==> v30 <==
==> flow/design.v <==
module ula(clock,rst,a,b,r,op,sb,sa,enable,sinA, sinB);
	input [7:0]a;
	input [7:0]b;
	input op;
	input clock;
	input rst;
	output reg [8:0]r;
	output sa, sb;
	input sinA;
	input sinB;
	reg saa;
	reg sbb;
	reg sinal;
	input enable;
	reg [6:0]aa;
	reg [6:0]bb;
	reg [7:0]rr;
	reg [7:0]rr_n;
	reg sinal_n;
	always @(*) begin
		saa = sinA;
		sbb = sinB;
		aa = a[6:0];
		bb = b[6:0];
		rr_n = rr;
		sinal_n = sinal;
		case(op)
			0: begin
				if(saa == 0 && sbb == 0)begin
					rr_n = aa + bb;
					sinal_n = 0;
				end
				if(saa == 1 && sbb == 0)begin
					if(aa > bb)begin
						rr_n = aa - bb;
						sinal_n = saa;
					end
					else begin
						rr_n = bb - aa;
						sinal_n = sbb;
					end
				end
				if(saa == 0 && sbb == 1)begin
					if(aa > bb)begin
						rr_n = aa - bb;
						sinal_n = saa;
					end
					else begin
						rr_n = bb - aa;
						sinal_n = sbb;
					end
				end
				if(saa == 1 && sbb == 1)begin
					rr_n = aa + bb;
					sinal_n = 1;
				end
			end	
			1: begin
			sbb = ~sbb;
			if(saa == 0 && sbb == 0)begin
					rr_n = aa + bb;
					sinal_n = 0;
				end
				if(saa == 1 && sbb == 0)begin
					if(aa > bb)begin
						rr_n = aa - bb;
						sinal_n = saa;
					end
					else begin
						rr_n = bb - aa;
						sinal_n = sbb;
					end
				end
				if(saa == 0 && sbb == 1)begin
					if(aa > bb)begin
						rr_n = aa - bb;
						sinal_n = saa;
					end
					else begin
						rr_n = bb - aa;
						sinal_n = sbb;
					end
				end
				if(saa == 1 && sbb == 1)begin
					rr_n = aa + bb;
					sinal_n = 1;
				end
			end	
		endcase
	end
	always @(posedge clock) begin
		if (rst) begin
			rr <= 0;
			sinal <= 0;
		end
		else begin
			rr <= rr_n;
			sinal <= sinal_n;
		end
	end
	always @(posedge clock) begin
		if (rst) begin
			r <= 0;
		end
		else if (rr==0) begin
			r[8] <= 1;
			r[7:0] <= rr;
		end
		else begin
			r[8] <= ~sinal;
			r[7:0] <= rr;
		end
	end
	assign sa = saa;
	assign sb = sbb;
endmodule
module bcdout(saida,saida1,saida2,in,enable);
	input [8:0] in;
	output reg [6:0]saida;
	output reg [6:0]saida1;
	output reg [6:0]saida2;
	input enable;
	reg sinal;
	reg [7:0]uni;
	reg [7:0]dez;
	reg [7:0]dezz;
	reg [7:0]cen;
	reg [6:0] su, sd, sc;
	reg [7:0] aux;
	always @(*) begin
		sinal = 0;
		aux = 0;
		uni = 0;
		dezz = 0;
		dez = 0;
		cen = 0;
		if (enable) begin
			sinal = in[8];
			aux[7:0] = in[7:0];
			uni = aux%10;
			dezz = aux%100;
			dez = dezz/10;
			cen = aux/100;
			case(uni)
				8'b00000000: 
					saida = 7'b0000001;
	            8'b00000001: 
					saida = 7'b1001111;
	            8'b00000010: 
					saida = 7'b0010010;
	            8'b00000011: 
					saida = 7'b0000110;
	            8'b00000100: 
					saida = 7'b1001100;
	            8'b00000101: 
					saida = 7'b0100100;
	            8'b00000110: 
					saida = 7'b0100000;
	            8'b00000111: 
					saida = 7'b0001111;
	            8'b00001000: 
					saida = 7'b0000000;
	            8'b00001001: 
					saida = 7'b0000100;
				default:
					saida = 7'b1111110;
        endcase
        		case(dez)
				8'b00000000: 
					saida1 = 7'b0000001;
	            8'b00000001: 
					saida1 = 7'b1001111;
	            8'b00000010: 
					saida1 = 7'b0010010;
	            8'b00000011: 
					saida1 = 7'b0000110;
	            8'b00000100: 
					saida1 = 7'b1001100;
	            8'b00000101: 
					saida1 = 7'b0100100;
	            8'b00000110: 
					saida1 = 7'b0100000;
	            8'b00000111: 
					saida1 = 7'b0001111;
	            8'b00001000: 
					saida1 = 7'b0000000;
	            8'b00001001: 
					saida1 = 7'b0000100;
				default:
					saida1 = 7'b1111110;
        endcase
        case(cen)
				8'b00000000: 
					saida2 = 7'b0000001;
	            8'b00000001: 
					saida2 = 7'b1001111;
				8'b00000010: 
					saida2 = 7'b0010010;
				default:
					saida2 = 7'b1111110;
        endcase
		end
		else begin
				saida = 7'b1111111;
				saida1 = 7'b1111111;
				saida2 = 7'b1111111;
			end	
	end
endmodule
module Remoto(clk,rst,entrada,comando,su,sd,suB,sdB,saida_1,saida1_1,saida2_1,soma_result_1,sinal_A,sinal_B);
parameter inicia            = 2'b00;   
parameter inicia_1          = 2'b01;    
parameter leitura           = 2'b10; 
parameter zera_B    = 3'b010;
parameter zera_tudo = 3'b011;
parameter soma      = 3'b100;
parameter sub       = 3'b101;
parameter muda_sinal= 3'b110;
parameter  DESLIGADO = 0;
parameter  ESPERA = 1;
parameter limite_um      =  4095; 
parameter lid_zero      =  3594;  
parameter  RECEBE_A_DEZ = 2;
parameter  RECEBE_A_UNI = 3;
parameter  MUDA_SINAL_A = 4;
parameter  RECEBE_A_DEZ_B = 5;
parameter  RECEBE_A_UNI_B = 6;
parameter  MUDA_SINAL_B = 7;
parameter  ZERA_TUDO = 8;	
parameter lid_um  			=  3281;  
parameter tempo_zero      =  648;
parameter tempo_bit  =  312;
input         clk;      
input         rst;
input         entrada;    
output reg [7:0] comando;
output reg[6:0] su;
output reg[6:0] sd;
output reg[6:0] suB;
output reg[6:0] sdB; 
wire [8:0] soma_result;
output reg [8:0] soma_result_1;
reg [4:0] estado_m;
reg [7:0] vetorA;
reg [7:0] vetorA_aux;
reg [7:0] vetorA_2;
reg [7:0] vetorA_1;
reg [7:0] vetorB;
reg [7:0] vetorB_aux;
reg [7:0] vetorB_1;
reg [7:0] vetorB_2;
reg on;
output reg sinal_A;
output reg sinal_B;
reg    [11:0] contado_inicial;            
reg           contado_inicial_flag;      
reg [26:0]delay;
reg [2:0]op;
wire [6:0] saida;
wire [6:0] saida1;
wire [6:0] saida2;
output [6:0] saida_1;
output [6:0] saida1_1;
output [6:0] saida2_1;
reg    [11:0] contador_inicial;           
reg           contador_inicial_flag;    
reg    [11:0] contagem;           
reg           contagem_flag;     
reg     [5:0] bitcount;              
reg     [1:0] estado;             
reg    [31:0] dados_control;        
reg nova_mensagem;
reg    [8:0] sr;
reg   [26:0] dl;        
assign saida_1 = saida;
assign saida1_1 = saida1;
assign saida2_1 = saida2;
ula G1(.clock(clk),.rst(rst),.a(vetorA),.b(vetorB),.r(soma_result),.op(op), .enable(on), .sinA(sinal_A),.sinB(sinal_B));
bcdout G2(.saida(saida),.saida1(saida1),.saida2(saida2),.in(soma_result_1),.enable(on));
always @(posedge clk )
if (rst)
			 contado_inicial <= 0;
else if ((estado == inicia) && !entrada)
			 contado_inicial <= contado_inicial + 1'b1;
		else                           
			 contado_inicial <= 0;	              		 	
always @(posedge clk)	
if (rst)
			 contador_inicial <= 0;
else if ((estado == inicia_1) && entrada)
			 contador_inicial <= contador_inicial + 1'b1;
		else  
			 contador_inicial <= 0;	            		 	
always @(posedge clk )
if (rst)
			 contagem <= 0;
else if ((estado == leitura) && entrada)
			 contagem <= contagem + 1'b1;
		else
			 contagem <= 1'b0;        
always @(posedge clk)
if (rst)
	     bitcount <= 6'b0;
else if (estado == leitura)
		begin
			if (contagem == tempo_bit)
					bitcount <= bitcount + 1'b1; 
		end   
	  else
	     bitcount <= 6'b0;
always @(posedge clk) 
		if (rst)
			estado <= inicia;
		else
			case (estado)
 			    inicia  : if (contado_inicial > lid_zero)  
			  	              estado <= inicia_1; 
			    inicia_1: if (contador_inicial > lid_um)
			  	              estado <= leitura;
			    leitura : if ((contagem >= limite_um) || (bitcount >= 33))
			  					      estado <= inicia;
	        default  : estado <= inicia; 
			 endcase
always @(posedge clk)
	  if (rst)
			 dados_control <= 0;
	  else if (estado == leitura)
		begin
			 if (contagem >= tempo_zero) 
			    dados_control[bitcount-1'b1] <= 1'b1;  
		end
		else
			 dados_control <= 0;
always @(posedge clk)
	  if (rst) begin
			comando <= 0;
			nova_mensagem <= 1'b0;
	  end
	  else if (bitcount == 32) begin
			 if (dados_control[31:24] == ~dados_control[23:16])
			 begin		
				comando[7:0] <= dados_control[23:16]; 
			 	nova_mensagem <= 1'b1;
			 end
			 else
				  nova_mensagem <= 1'b0 ;
		end
		else begin
			nova_mensagem <= 1'b0 ;
		end
always @(posedge clk) begin
	sr = soma_result_1;
	dl = delay;
	if (rst) begin
		estado_m <= DESLIGADO;
		on <= 0;
		op <= 1;
		vetorA <= 8'b11111111;
		vetorB <= 8'b11111111;
		sinal_A <= 0;
		sinal_B <= 0;
		soma_result_1 <= 0;
		delay <= 0;
	end
	else begin
	if(sr==0)begin
		sr=9'b000000000;
	end
	else if(!on && sr[8]==0) begin
		sr[8]=1'b1;
	end
	case(estado_m)
		DESLIGADO: begin
				if(comando == 8'b00010010 && nova_mensagem)begin
					estado_m <= ESPERA;
					on <= 1;
					vetorA<=0;
					vetorB<=0;
					op<=0;
					if(soma_result==0)begin
						sr=9'b000000000;
					end
				end
			end
		ESPERA:begin
				if(comando == 8'b00010010 && nova_mensagem)begin 
					vetorA<=8'b11111111;
					vetorB<=8'b11111111;
					sr = 9'b100000000;
					estado_m <= DESLIGADO;
					on<=0;
				end
				else if(comando == 8'b00001111)begin  
					estado_m <=  RECEBE_A_DEZ;
					vetorA<=0;
					sinal_A<=0;
					sr = 9'b100000000;
				end
				else if(comando == 8'b00010000)begin  
					estado_m <=  ZERA_TUDO;
					vetorA<=0;
					vetorB<=0;
					sinal_A<=0;
					sinal_B<=0;
					sr = 9'b100000000;
				end
				else if(comando == 8'b00010011)begin 
					estado_m <= RECEBE_A_DEZ_B;
					vetorB<=0;
					sinal_B<=0;
					sr = 9'b100000000;
				end
				else if(comando == 8'b00011010)begin 
					op<=0;
					if(soma_result==0)begin
						sr=9'b000000000;
					end
					else begin
						sr = soma_result;
					end
				end
				else if(comando == 8'b00011110)begin 
					op<=1;
					if(soma_result==0)begin
						sr=9'b000000000;
					end
					else begin
					sr = soma_result;
					end
				end
			end
		ZERA_TUDO:begin
				estado_m <= RECEBE_A_DEZ;
				sr = 9'b100000000;
		end
		RECEBE_A_DEZ_B:begin
				if(comando >= 0 && comando < 10)begin
					vetorB <=comando;
					sinal_B <=0;
					estado_m <= RECEBE_A_UNI_B;
					dl = 0;
				end
			end	
		RECEBE_A_DEZ:begin
				if(comando >= 0 && comando < 10)begin
					vetorA <= comando;
					sinal_A <=0;
					estado_m <= RECEBE_A_UNI;
					dl = 0;
				end
			end	
		RECEBE_A_UNI:begin
			dl = dl + 1'b1;
				if((dl > 78125 && (comando >= 0 && comando < 10)) && nova_mensagem)begin
					vetorA<=vetorA * 10 + comando;
					estado_m <= MUDA_SINAL_A;
					dl = 0;
				end
				else if((dl > 78125 && comando > 9) && nova_mensagem)begin
					estado_m <= MUDA_SINAL_A;
					dl = 0;
				end
			end
		RECEBE_A_UNI_B:begin
			dl = dl + 1'b1;
				if((dl > 78125 && (comando >= 0 && comando < 10)) && nova_mensagem)begin
					vetorB<=vetorB * 10 + comando;
					estado_m <= MUDA_SINAL_B;
					dl = 0;
				end
				else if((dl > 78125 && comando > 9) && nova_mensagem)begin
					estado_m <= MUDA_SINAL_B;
					dl = 0;
				end
			end
		MUDA_SINAL_A:begin
			if(comando == 8'b00001100)begin
				sinal_A<=~sinal_A;
				estado_m <=ESPERA;
			end
			else if(comando > 9 && comando != 8'b00001100)begin
				estado_m <=ESPERA;
			end
		end
		MUDA_SINAL_B:begin
			if(comando == 8'b00001100 )begin
				sinal_B<=~sinal_B;
				estado_m <=ESPERA;
			end
			else if(comando > 9 && comando != 8'b00001100)begin
				estado_m <=ESPERA;
			end
		end
	endcase	
	soma_result_1 <= sr;
	delay <= dl;
	end
end
always @(*) begin
		vetorA_1 = 0;
		vetorA_2 = 0;
		su = 7'b1111111;
		sd = 7'b1111111;
		if(vetorA > 200) begin
			su = 7'b1111111;
			sd = 7'b1111111;
		end
		else begin
			vetorA_1 = vetorA%10;
			vetorA_2 = vetorA/10;
			case(vetorA_1)
				0: 
					su = 7'b0000001;
	            1: 
					su = 7'b1001111;
	            2: 
					su = 7'b0010010;
	            3: 
					su = 7'b0000110;
	            4: 
					su = 7'b1001100;
	            5: 
					su = 7'b0100100;
	            6: 
					su = 7'b0100000;
	            7: 
					su = 7'b0001111;
	            8: 
					su = 7'b0000000;
	            9: 
					su = 7'b0000100;
        endcase
	        case(vetorA_2)
		        	0: 
		        		sd = 7'b0000001;
			        1: 
			        	sd = 7'b1001111;
			        2: 
			        	sd = 7'b0010010;
			        3: 
			        	sd = 7'b0000110;
			        4: 
			        	sd = 7'b1001100;
			        5: 
			        	sd = 7'b0100100;
			        6: 
			        	sd = 7'b0100000;
			        7: 
			        	sd = 7'b0001111;
			        8: 
			        	sd = 7'b0000000;
			        9: 
			        	sd = 7'b0000100;
			endcase
		end	
	end
	always @(*) begin
		vetorB_1 = 0;
		vetorB_2 = 0;
		suB = 7'b1111111;
		sdB = 7'b1111111;
		if(vetorB > 200) begin
			suB = 7'b1111111;
			sdB = 7'b1111111;
		end
		else begin
			vetorB_1 = vetorB%10;
			vetorB_2 = vetorB/10;
			case(vetorB_1)
					0: 
						suB = 7'b0000001;
		            1: 
						suB = 7'b1001111;
		            2: 
						suB = 7'b0010010;
		            3: 
						suB = 7'b0000110;
		            4: 
						suB = 7'b1001100;
		            5: 
						suB = 7'b0100100;
		            6: 
						suB = 7'b0100000;
		            7: 
						suB = 7'b0001111;
		            8: 
						suB = 7'b0000000;
		            9: 
						suB = 7'b0000100;
	        endcase
	        case(vetorB_2)
		        	0: 
		        		sdB = 7'b0000001;
			        1: 
			        	sdB = 7'b1001111;
			        2: 
			        	sdB = 7'b0010010;
			        3: 
			        	sdB = 7'b0000110;
			        4: 
			        	sdB = 7'b1001100;
			        5: 
			        	sdB = 7'b0100100;
			        6: 
			        	sdB = 7'b0100000;
			        7: 
			        	sdB = 7'b0001111;
			        8: 
			        	sdB = 7'b0000000;
			        9: 
			        	sdB = 7'b0000100;
			endcase
		end
	end	
endmodule
==> flow/run.sh <==
#!/bin/bash
# the make line also repeats each setting of config.mk as NAME=value (left out here)
make -C /OpenROAD-flow-scripts/flow DESIGN_CONFIG=/design/flow/config.mk WORK_HOME=/design/flow/orfs CLKGATE_MAP_FILE= finish
==> flow/config.mk <==
export PLATFORM = sky130hd
export DESIGN_NAME = Remoto
export DESIGN_NICKNAME = Remoto
export VERILOG_FILES = /design/flow/design.v
export SDC_FILE = /design/flow/constraint.sdc
export NUM_CORES = 4
export LEC_CHECK = 0
export CAP_MARGIN = 35
export CELL_PAD_IN_SITES_GLOBAL_PLACEMENT = 2
export CORE_ASPECT_RATIO = 0.58
export CORE_MARGIN = 2
export CORE_UTILIZATION = 20
export CTS_CLUSTER_DIAMETER = 344
export MIN_ROUTING_LAYER = met2
export PLACE_DENSITY_LB_ADDON = 0.04
export SETUP_SLACK_MARGIN = 2.6
export SLEW_MARGIN = 20
==> flow/constraint.sdc <==
create_clock -name core_clock -period 18.6 [get_ports {clk}]
set_input_delay 3.7200 -clock core_clock [delete_from_list [all_inputs] [get_ports {clk}]]
set_output_delay 3.7200 -clock core_clock [all_outputs]
set_load 0.01 [all_outputs]
==> v20 (differences from v30) <==
- CAP_MARGIN: 35 -> 20
- CELL_PAD_IN_SITES_GLOBAL_PLACEMENT: 2 -> default
- CORE_ASPECT_RATIO: 0.58 -> default
- CORE_UTILIZATION: 20 -> 72
- CTS_CLUSTER_DIAMETER: 344 -> default
- MAX_ROUTING_LAYER: default -> met4
- MIN_ROUTING_LAYER: met2 -> default
- PLACE_DENSITY_LB_ADDON: 0.04 -> default
- SETUP_SLACK_MARGIN: 2.6 -> default
==> flow/constraint.sdc (replaced) <==
create_clock -name core_clock -period 6.47 [get_ports {clk}]
set_input_delay 1.2940 -clock core_clock [delete_from_list [all_inputs] [get_ports {clk}]]
set_output_delay 1.2940 -clock core_clock [all_outputs]
set_load 0.01 [all_outputs]
==> v13 (differences from v30) <==
- ABC_AREA: default -> 1
- CAP_MARGIN: 35 -> 20
- CELL_PAD_IN_SITES_GLOBAL_PLACEMENT: 2 -> default
- CORE_ASPECT_RATIO: 0.58 -> default
- CORE_UTILIZATION: 20 -> 70
- CTS_CLUSTER_DIAMETER: 344 -> 221
- HOLD_SLACK_MARGIN: default -> -0.09
- MIN_ROUTING_LAYER: met2 -> default
- PLACE_DENSITY_LB_ADDON: 0.04 -> default
- SETUP_SLACK_MARGIN: 2.6 -> 0.34
==> flow/constraint.sdc (replaced) <==
create_clock -name core_clock -period 6.18 [get_ports {clk}]
set_input_delay 1.2360 -clock core_clock [delete_from_list [all_inputs] [get_ports {clk}]]
set_output_delay 1.2360 -clock core_clock [all_outputs]
set_load 0.01 [all_outputs]
==> qor summary <==
Status: v13 aborted with a tool error; v20 complete, but fails checks; v30 timing/DRC/antenna clean
Failing step: v13 5_1_grt; v20 -; v30 -
Layout check failures: v13 -; v20 setup timing; v30 -
Tapcells: v13 -; v20 234; v30 888
Syn Inst Count: v13 2169; v20 1786; v30 1786
Register-to-register setup slack: v13 -; v20 1.20 ns; v30 14.16 ns
Signed area change from the synthesized netlist to the final layout: v13 -; v20 23.4%; v30 16.6%
Worst Path Required: v13 -; v20 5.18 ns; v30 14.88 ns
Library cell contributing the largest single delay on the critical path: v13 -; v20 sky130_fd_sc_hd__a2111o_1; v30 sky130_fd_sc_hd__nor2_1
Instance count after placement with tap cells included: v13 2506; v20 2123; v30 2682
WL met1: v13 -; v20 16.8 mm; v30 0 µm
Number of optimization iterations in the first detailed-route pass: v13 -; v20 11; v30 6
Final Hold Viols: v13 -; v20 0; v30 0
Chip width: v13 144 µm; v20 141 µm; v30 346 µm
TritonCTS clock tree: v13 -; v20 yes; v30 yes
Via-to-Cell Ratio: v13 -; v20 7.00; v30 6.71
Log Warnings: v13 -; v20 89; v30 85
Clock buffer count: v13 -; v20 21; v30 18
Nets: v13 -; v20 2093; v30 1945
